==> inputs of delta <==
==> flow/design.v <==
`timescale 1ns/1ns
module MIPS(input clk, rst,
	output [31:0] imem_addr, input [31:0] imem_data,
	output [31:0] dmem_addr, output [31:0] dmem_wdata, output dmem_we, input [31:0] dmem_rdata);
	wire Is_SV, MemtoReg, Reg_Write, Mem_Read, Mem_Write ,  Branch, ALUsrc, ld;
	wire [1:0] regDst, writeDst, Jump;
	wire [2:0] ALUOp;
	wire [3:0] ALUOperation;
	wire [5:0] func, opcode;
	Data_path DP(clk , rst  , MemtoReg , Reg_Write , Mem_Read, Mem_Write , Branch , ALUsrc ,  ld , regDst ,   writeDst , Jump , ALUOperation, func, opcode,
		imem_addr, imem_data, dmem_addr, dmem_wdata, dmem_we, dmem_rdata);
	controller CU(opcode , MemtoReg , Reg_Write , Mem_Read ,Mem_Write ,  Branch , ALUsrc , ld , regDst ,  writeDst , Jump , ALUOp);
	ALU_control ALU_CU(func , ALUOp , ALUOperation);
endmodule
`timescale 1ns/1ns
module Data_path (input clk , reset , MemtoReg , Reg_Write , Mem_Read, Mem_Write  , Branch , ALUsrc ,  ld ,input [1:0] regDst ,   writeDst , Jump , input[3:0] ALUOperation, output [5:0]func, opcode,
  output [31:0] imem_addr, input [31:0] imem_data, output [31:0] dmem_addr, output [31:0] dmem_wdata, output dmem_we, input [31:0] dmem_rdata);
  wire [31:0] adrToPC, PC_out, PC_inc_out, Extend_data, instruction, WritetoReg_data,
  high_out, low_out, write_data, Read_data1, Read_data2, Operand_data2, branch_data
  , Mem_read_value , shifted_ext , adr_inc_out , concated;
  wire [63:0] ALU_result;
  wire Zero;
  wire [4:0] write_reg;
  wire [27:0] shifted_inst;
  PC CUT_PC(clk , reset, adrToPC , PC_out);
  PC_inc CUT_PCinc(PC_out, PC_inc_out);
  Sign_extend CUT_SE(instruction[15:0] , Extend_data);
  assign imem_addr = PC_out;
  assign instruction = imem_data;
  Mux4to1_32bit CUT_mux4_32( WritetoReg_data , PC_inc_out, high_out , low_out , writeDst , write_data);
  Mux3to1_5bit CUT_mux3_5( instruction[20:16] , instruction[15:11], 5'b11111, regDst , write_reg);
  Register_file CUT_RF(clk , reset ,  instruction[25:21] , instruction[20:16] , write_reg , write_data , Reg_Write , Read_data1 ,Read_data2);
  Mux2to1_32bit CUT_mux2_32( Read_data2 ,Extend_data , ALUsrc , Operand_data2);
  Shl2_32 CUT_shl2(Extend_data , shifted_ext);
  address_inc CUT_inc_adr( PC_inc_out, shifted_ext , adr_inc_out);
  assign can_branch = Zero & Branch;
  Mux2to1_32bit CUT3_mux2_32( PC_inc_out , adr_inc_out ,can_branch , branch_data);
  Shl2_26 CUT2_shl2( instruction[25:0] , shifted_inst);
  assign concated = {PC_inc_out[31:28], shifted_inst};
  Mux3to1_32bit CUT2_mux3_32( branch_data , concated, Read_data1 , Jump, adrToPC);
  ALU_32bit CUT_ALU(Read_data1, Operand_data2 , ALUOperation , ALU_result, Zero);
  REG32 High(reset, clk, ld, ALU_result[63:32], high_out);
  REG32 Low(reset, clk, ld, ALU_result[31:0], low_out);
  assign dmem_addr = ALU_result[31:0];
  assign dmem_wdata = Read_data2;
  assign dmem_we = Mem_Write;
  assign Mem_read_value = dmem_rdata;
  Mux2to1_32bit CUT2_mux2_32( ALU_result[31:0] , Mem_read_value ,MemtoReg , WritetoReg_data);
  assign func = instruction[5:0];
  assign opcode = instruction[31:26];
 endmodule
module controller (input [5:0] opcode , output reg MemtoReg , Reg_Write , Mem_Read , Mem_Write ,  Branch , ALUsrc , ld ,output reg [1:0] regDst ,  writeDst , Jump , output reg  [2:0] ALUOp);
	parameter [5:0] R_TYPE = 6'b000000;
	parameter [5:0] ADD_IMEDIATE = 6'b000001;  
	parameter [5:0] SLT_IMEDIATE = 6'b000010;  
	parameter [5:0] LOAD_WORD = 6'b000011;  
	parameter [5:0] SAVE_WORD = 6'b000100;  
	parameter [5:0] BRANCH_EQUAL = 6'b000101;  
	parameter [5:0] JUMP = 6'b000110;  
	parameter [5:0] JUMP_REG = 6'b000111;  
	parameter [5:0] JUMP_AND_LINK = 6'b001000;  
	always @ (*)
	begin 
		{MemtoReg , Reg_Write , Mem_Read , Branch , ALUsrc , ld, regDst , writeDst , Mem_Write ,  Jump , ALUOp} = 16'b0;
		Mem_Write = 1'b0;
		case (opcode)
		R_TYPE: begin  
			{regDst, Reg_Write, ALUsrc, MemtoReg, writeDst, Jump} = 9'b011000000;
			ALUOp = 3'b101;
		end
		ADD_IMEDIATE: begin  
			{regDst, Reg_Write, ALUsrc, MemtoReg, writeDst, Jump} = 9'b001100000;
			ALUOp = 3'b000;
		end
		SLT_IMEDIATE: begin  
			{regDst, Reg_Write, ALUsrc, MemtoReg, writeDst, Jump} = 9'b001100000;
			ALUOp = 3'b011;
		end	
		LOAD_WORD: begin  
			{regDst, MemtoReg, Reg_Write, Mem_Read, ALUsrc, writeDst, Jump} = 10'b0011110000;
			ALUOp = 3'b000;
			end	
		SAVE_WORD:begin  
			{ALUsrc, Mem_Write ,Jump} = 4'b1100;
			ALUOp = 3'b000;
			end
		BRANCH_EQUAL:begin  
			{Branch, Jump} = 3'b100;
			ALUOp = 3'b001;
		end
		JUMP:begin  
			{Jump} = 2'b01;
			end	
		JUMP_AND_LINK:begin  
			{Reg_Write, regDst, writeDst, Jump} = 7'b1100101;
			end
		JUMP_REG:begin  
			{Jump} = 2'b10;
			end		
		endcase
	end
endmodule 
module ALU_control(input [5:0] func , input [2:0] ALUop , output reg [3:0] ALUoperation);  
always @ (*)
	begin 
	  ALUoperation = 4'b0000;
	  case(ALUop)
	    0: ALUoperation = 4'b0000;  
	    1: ALUoperation = 4'b0111;  
	    2: ALUoperation = 4'b1000;  
	    3: ALUoperation = 4'b0110;  
	    4: ALUoperation = 4'b0010;  
	    5: case(func)
	         0: ALUoperation = 4'b0000;  
	         1: ALUoperation = 4'b0001;  
	         2: ALUoperation = 4'b0011;  
	         3: ALUoperation = 4'b0100;  
	         4: ALUoperation = 4'b0101;  
	         5: ALUoperation = 4'b0110;  
	         default: ALUoperation = 4'b0000;
	         endcase
	    default: ALUoperation = 4'b0000;
	     endcase
  end
endmodule
module ALU_32bit( input [31:0] In1 ,In2 , input [3:0] ALU_Sel ,output [63:0] Out, output Zero);
  reg [63:0] ALU_Result;
  reg temp_zero;
  always @(*)
  begin
      ALU_Result = 64'b0;
      temp_zero = 1'b0;
      case(ALU_Sel)
      4'b0000:  
       ALU_Result = In1 + In2; 
      4'b0001:  
       ALU_Result = In1 - In2;
      4'b0011:  
       ALU_Result = In1 & In2;
      4'b0100:  
       ALU_Result = In1 | In2;
      4'b0101:  
       ALU_Result = In1 ^ In2;
      4'b0110:  
       ALU_Result = ( In1 < In2 ) ? 32'd1 : 32'd0;
      4'b0111:  
       temp_zero = ( In1 == In2 ) ? 1'd1 : 1'd0  ;
      4'b1000:  
       temp_zero =  ( In1 == In2 ) ? 1'd0 : 1'd1;
        default: ALU_Result = 64'b0 ; 
      endcase
  end
  assign Out = ALU_Result;
  assign Zero = temp_zero;
endmodule
`timescale 1ns/1ns
module Register_file ( input clk, reset , input [4:0] Read_reg1 , Read_reg2 , write_reg ,  input [31:0] write_data , input reg_write ,output [31:0] Read_data1 ,Read_data2 );
	reg [31:0] Reg_data [0:31];
 	wire [31:0] test;
	assign test = Reg_data[9];
	integer i;
	assign Read_data1 = Reg_data[Read_reg1];
	assign Read_data2 = Reg_data[Read_reg2];
	always @ (posedge clk)
	begin 
		if ( reset )
			begin
				for ( i=0 ; i < 32 ; i = i+1)
					Reg_data [i] <= 0;
			end
		else 
			begin 
				if ( reg_write )
					if ( write_reg != 5'b0 )
						Reg_data[write_reg] <= write_data;
					else
					  Reg_data[write_reg] <= Reg_data[write_reg];
			end
	end
endmodule
`timescale 1ns/1ns
module REG32(input rst, clk, ld, input [31:0]data, output reg [31:0]out);
  always @(posedge clk) begin
      if(rst) out<=32'b0;
      else if(ld==1) out<=data;
      else out<=out;
  end
endmodule
`timescale 1ns/1ns
module PC(input clk , reset,  input [31:0] PC , 	output reg [31:0] PC_out);
	always @(posedge clk) begin
		if (reset)
			PC_out <=32'b0;
		else 
			PC_out <= PC;
	end
endmodule
module PC_inc ( input [31:0] PC , output [31:0] PC_inc_out);
	assign PC_inc_out = PC + 4;
endmodule
module address_inc( input [31:0] In1 , In2 , output [31:0] adr_inc_out);
	assign adr_inc_out = In1 + In2;
endmodule	
module Mux2to1_32bit( input [31:0] In1 , In2 ,input Sel , output [31:0]Out);
	assign Out = (Sel == 1'b0) ? In1 : 
	             (Sel == 1'b1) ? In2 : 32'bx;
endmodule
module Mux3to1_5bit( input [4:0] In1 , In2, In3 , input [1:0]Sel , output [4:0]Out);
	assign Out = (Sel == 2'b00) ? In1 : 
	             (Sel == 2'b01) ? In2 : 
	             (Sel == 2'b10) ? In3 : 5'bx;
endmodule
module Mux3to1_32bit( input [31:0] In1 , In2, In3 , input [1:0]Sel , output [31:0]Out);
	assign Out = (Sel == 2'b00) ? In1 : 
	             (Sel == 2'b01) ? In2 : 
	             (Sel == 2'b10) ? In3 : 32'bx;
endmodule
module Mux4to1_32bit( input [31:0] In1 , In2, In3 , In4 , input [1:0]Sel , output [31:0]Out);
	assign Out = (Sel == 2'b00) ? In1 : 
	             (Sel == 2'b01) ? In2 : 
	             (Sel == 2'b10) ? In3 : 
	             (Sel == 2'b11) ? In4 : 32'bx;
endmodule
module Sign_extend ( input [15:0] In , output reg [31:0] Out);
	integer i;
	always @ (*)
	begin 
		for ( i=16 ; i<32 ; i = i+1 )
		begin 
			Out [i] = In[15];
			Out [i-16] = In[i-16];
		end
	end
endmodule
module Shl2_32(input [31:0] In , 	output [31:0] Out);
    assign Out = {In[29:0], 2'b00};
endmodule
module Shl2_26(input [25:0] In , 	output [27:0] Out);
    assign Out = {In, 2'b00};
endmodule
==> flow/run.sh <==
#!/bin/bash
# the make line also repeats each setting of config.mk as NAME=value (left out here)
make -C /OpenROAD-flow-scripts/flow DESIGN_CONFIG=/design/flow/config.mk WORK_HOME=/design/flow/orfs CLKGATE_MAP_FILE= finish
==> flow/config.mk <==
export PLATFORM = sky130hd
export DESIGN_NAME = MIPS
export DESIGN_NICKNAME = MIPS
export VERILOG_FILES = /design/flow/design.v
export SDC_FILE = /design/flow/constraint.sdc
export NUM_CORES = 4
export LEC_CHECK = 0
export CAP_MARGIN = 20
export CORE_MARGIN = 2
export CORE_UTILIZATION = 43
export SLEW_MARGIN = 20
==> flow/constraint.sdc <==
create_clock -name core_clock -period 5.75 [get_ports {clk}]
set_input_delay 1.1500 -clock core_clock [delete_from_list [all_inputs] [get_ports {clk}]]
set_output_delay 1.1500 -clock core_clock [all_outputs]
set_load 0.01 [all_outputs]
==> xenon: changes against delta <==
- CORE_UTILIZATION: 43 -> 66
- CTS_CLUSTER_SIZE: not set -> 42
- PLACE_DENSITY: not set -> 0.66
==> harbor: changes against delta <==
- CORE_UTILIZATION: 43 -> 59
==> onyx: changes against delta <==
- CORE_UTILIZATION: 43 -> 40
==> flow/constraint.sdc (replaced) <==
create_clock -name core_clock -period 10.5 [get_ports {clk}]
set_input_delay 2.1000 -clock core_clock [delete_from_list [all_inputs] [get_ports {clk}]]
set_output_delay 2.1000 -clock core_clock [all_outputs]
set_load 0.01 [all_outputs]
==> summary of the runs <==
Sequential power is about the same in delta and harbor.
Sequential share of layout area, lowest first: delta, harbor, onyx.
In area after synthesis, xenon and harbor do not differ.
The highest non-clock buffer count belongs to delta, the lowest to onyx.
Critical path depth: delta is higher than onyx (1).
onyx finished with timing, DRC and antenna clean. harbor finished but fails on negative setup slack. xenon ended with an error in 5_1_grt, error GRT-0232. delta completed and failed the layout checks on negative setup slack.
Of delta and onyx, delta has the higher core utilization (gap 12 points).
Die area: onyx > delta > harbor > xenon.
Final area, highest first: delta, harbor, onyx.
Against onyx, the worst setup slack of delta is lower by 1300 ps.
Sequential cell count is the same in onyx and delta.
==> figures <==
metric                                                                                 delta            onyx           xenon                    harbor
Number of cells traversed by the worst register-to-register path                          32              22               -                        26
Overall power consumption                                                          0.02608 W       0.01219 W               -                 0.02615 W
Largest incremental delay on the critical path                                        520 ps          610 ps               -                    540 ps
Tapcell count                                                                          1,903           2,044               -                     1,380
Ratio of routed vias to standard cells                                                 6.424           6.579               -                     7.318
Maximum ir drop on the vdd rail                                                    0.3161 mV       0.1273 mV               -                 0.3204 mV
Cell internal pwr                                                                  0.01743 W      0.008069 W               -                 0.01716 W
Areal power density over the cells                                             315.6 nW/um^2   172.7 nW/um^2               -             319.4 nW/um^2
Outcome                                                             finished with violations  finished clean  did not finish  finished with violations
Last stage reached                                                                         -               -         5_1_grt                         -
Reasons for failing layout checks                                       negative setup slack               -               -      negative setup slack
Total wire length after detailed routing                                            268.7 mm        256.4 mm               -                  279.6 mm
Tcrit/Tclk final                                                                       1.175          0.9750               -                     1.191
Clock network area share                                                             0.04599         0.04804               -                   0.04487
Source-to-sink clock delay at the later pin of the worst-skew pair                    770 ps          750 ps               -                    760 ps
R2r setup slk                                                                        -310 ps         3650 ps               -                   -140 ps
Critical path capture point                                                    dmem_addr[17]   dmem_addr[17]               -             dmem_addr[27]
Ratio of layout area to synthesized area                                             1.3342x         1.1395x               -                   1.3221x
Number of optimization iterations in the first detailed-route pass                         6               6               -                         9
Core Util at FP                                                                       0.4322          0.4026          0.6647                    0.5968
Power in sequential cells                                                          0.00885 W       0.00485 W               -                 0.00888 W
Reported combinational group power                                                 0.00957 W       0.00348 W               -                 0.00972 W
Count of buffers added by post-CTS timing repair for setup                               127               0             132                       129
Row Count                                                                                139             144             112                       118
Power figures rest on the tool's default switching activity, not on a simulated workload.
